==> inputs of run a <==
## CONV
module CONV(
	input			clk,               
	input			reset,             
	output reg		busy,	            
	input			ready,	            
	output reg[11:0]	iaddr,            
	input signed[19:0]	idata,            
	output reg 	     cwr,              
	output reg[11:0] 	caddr_wr,         
	output reg[19:0] 	cdata_wr,         
	output reg	 crd,               
	output reg[11:0]	caddr_rd,         
	input	[19:0]		cdata_rd,         
	output reg[2:0] 	csel              
);
Settings: LEC_CHECK=0, CAP_MARGIN=20, CORE_ASPECT_RATIO=0.9, CORE_MARGIN=2, CORE_UTILIZATION=72, CTS_CLUSTER_DIAMETER=29, GPL_ROUTABILITY_DRIVEN=1, MAX_ROUTING_LAYER=met4, PLACE_DENSITY=0.36, SETUP_SLACK_MARGIN=0.85, SLEW_MARGIN=20, TNS_END_PERCENT=5; clock period 7.76 ns.
run.sh (not shown) runs the stock make flow with config.mk's settings and CLKGATE_MAP_FILE=.
==> run b: changes against run a <==
CORE_ASPECT_RATIO = not set   (was 0.9)
CORE_UTILIZATION = 65   (was 72)
CTS_CLUSTER_DIAMETER = not set   (was 29)
GPL_ROUTABILITY_DRIVEN = not set   (was 1)
MAX_ROUTING_LAYER = not set   (was met4)
PLACE_DENSITY = not set   (was 0.36)
SETUP_SLACK_MARGIN = not set   (was 0.85)
TNS_END_PERCENT = not set   (was 5)
==> flow/constraint.sdc (replaced) <==
create_clock -name core_clock -period 5.58 [get_ports {clk}]
set_input_delay 1.1160 -clock core_clock [delete_from_list [all_inputs] [get_ports {clk}]]
set_output_delay 1.1160 -clock core_clock [all_outputs]
set_load 0.01 [all_outputs]
==> run c: changes against run a <==
CORE_MARGIN = 8   (was 2)
CORE_UTILIZATION = 22   (was 72)
CTS_CLUSTER_DIAMETER = not set   (was 29)
GPL_ROUTABILITY_DRIVEN = 0   (was 1)
PLACE_DENSITY = 0.51   (was 0.36)
SETUP_SLACK_MARGIN = 0.3   (was 0.85)
==> flow/constraint.sdc (replaced) <==
create_clock -name core_clock -period 8.63 [get_ports {clk}]
set_input_delay 1.7260 -clock core_clock [delete_from_list [all_inputs] [get_ports {clk}]]
set_output_delay 1.7260 -clock core_clock [all_outputs]
set_load 0.01 [all_outputs]
==> run d: changes against run a <==
CORE_ASPECT_RATIO = not set   (was 0.9)
CTS_CLUSTER_DIAMETER = not set   (was 29)
CTS_CLUSTER_SIZE = 82   (was not set)
GPL_ROUTABILITY_DRIVEN = not set   (was 1)
MAX_ROUTING_LAYER = not set   (was met4)
PLACE_DENSITY = not set   (was 0.36)
PLACE_DENSITY_LB_ADDON = 0.08   (was not set)
SETUP_SLACK_MARGIN = 1.57   (was 0.85)
TNS_END_PERCENT = not set   (was 5)
==> flow/constraint.sdc (replaced) <==
create_clock -name core_clock -period 5.45 [get_ports {clk}]
set_input_delay 1.0900 -clock core_clock [delete_from_list [all_inputs] [get_ports {clk}]]
set_output_delay 1.0900 -clock core_clock [all_outputs]
set_load 0.01 [all_outputs]
==> run summary <==
Implementation results. The run stopped with a tool error. The stage where the run came to a stop is global routing (5_1_grt). Per the repair_timing log after CTS, setup buffers inserted total 31. Detailed placer's ending HPWL landed at 57.2 mm. The vertical die dimension reported for this design is 194 um. The total area inside the core boundary comes to 35500 um^2. Per the OpenROAD floorplan log, the area of the die is 37500 um^2.
# the run above: run d

==> run summary <==
Status on the layout run. The clock reaches the later pin of the worst-skew pair after 0.50 ns. The flow ran to the end and the layout has no timing, DRC or antenna violations. Detailed placer's ending HPWL landed at 57.7 mm. According to the floorplan report, the placeable core area is 117000 um^2. The floorplan step defined a die boundary enclosing 129000 um^2.

Mean number of vias per cell landed at 4.30. Die outline height landed at 342 um. The dominant power group in this design is combinational logic.
# the run above: run c

==> run summary <==
Status on the layout run. The number of setup buffers added after CTS is 19. The run finished, with violations left. Number of setup violations in the final report landed at 1. A clean result was blocked by setup timing. Slack of the critical path landed at -0.0269 ns.
# the run above: run a

==> run summary <==
Status on the layout run. The run finished, with violations left. The layout checks failed on setup timing. The vertical die dimension reported for this design is 204 um. Number of setup violations in the final report landed at 34. Across all setup checks in the final design, the least slack found is -2.15 ns. Per the repair_timing log after CTS, setup buffers inserted total 27.
# the run above: run b

Power figures rest on the tool's default switching activity, not on a simulated workload.
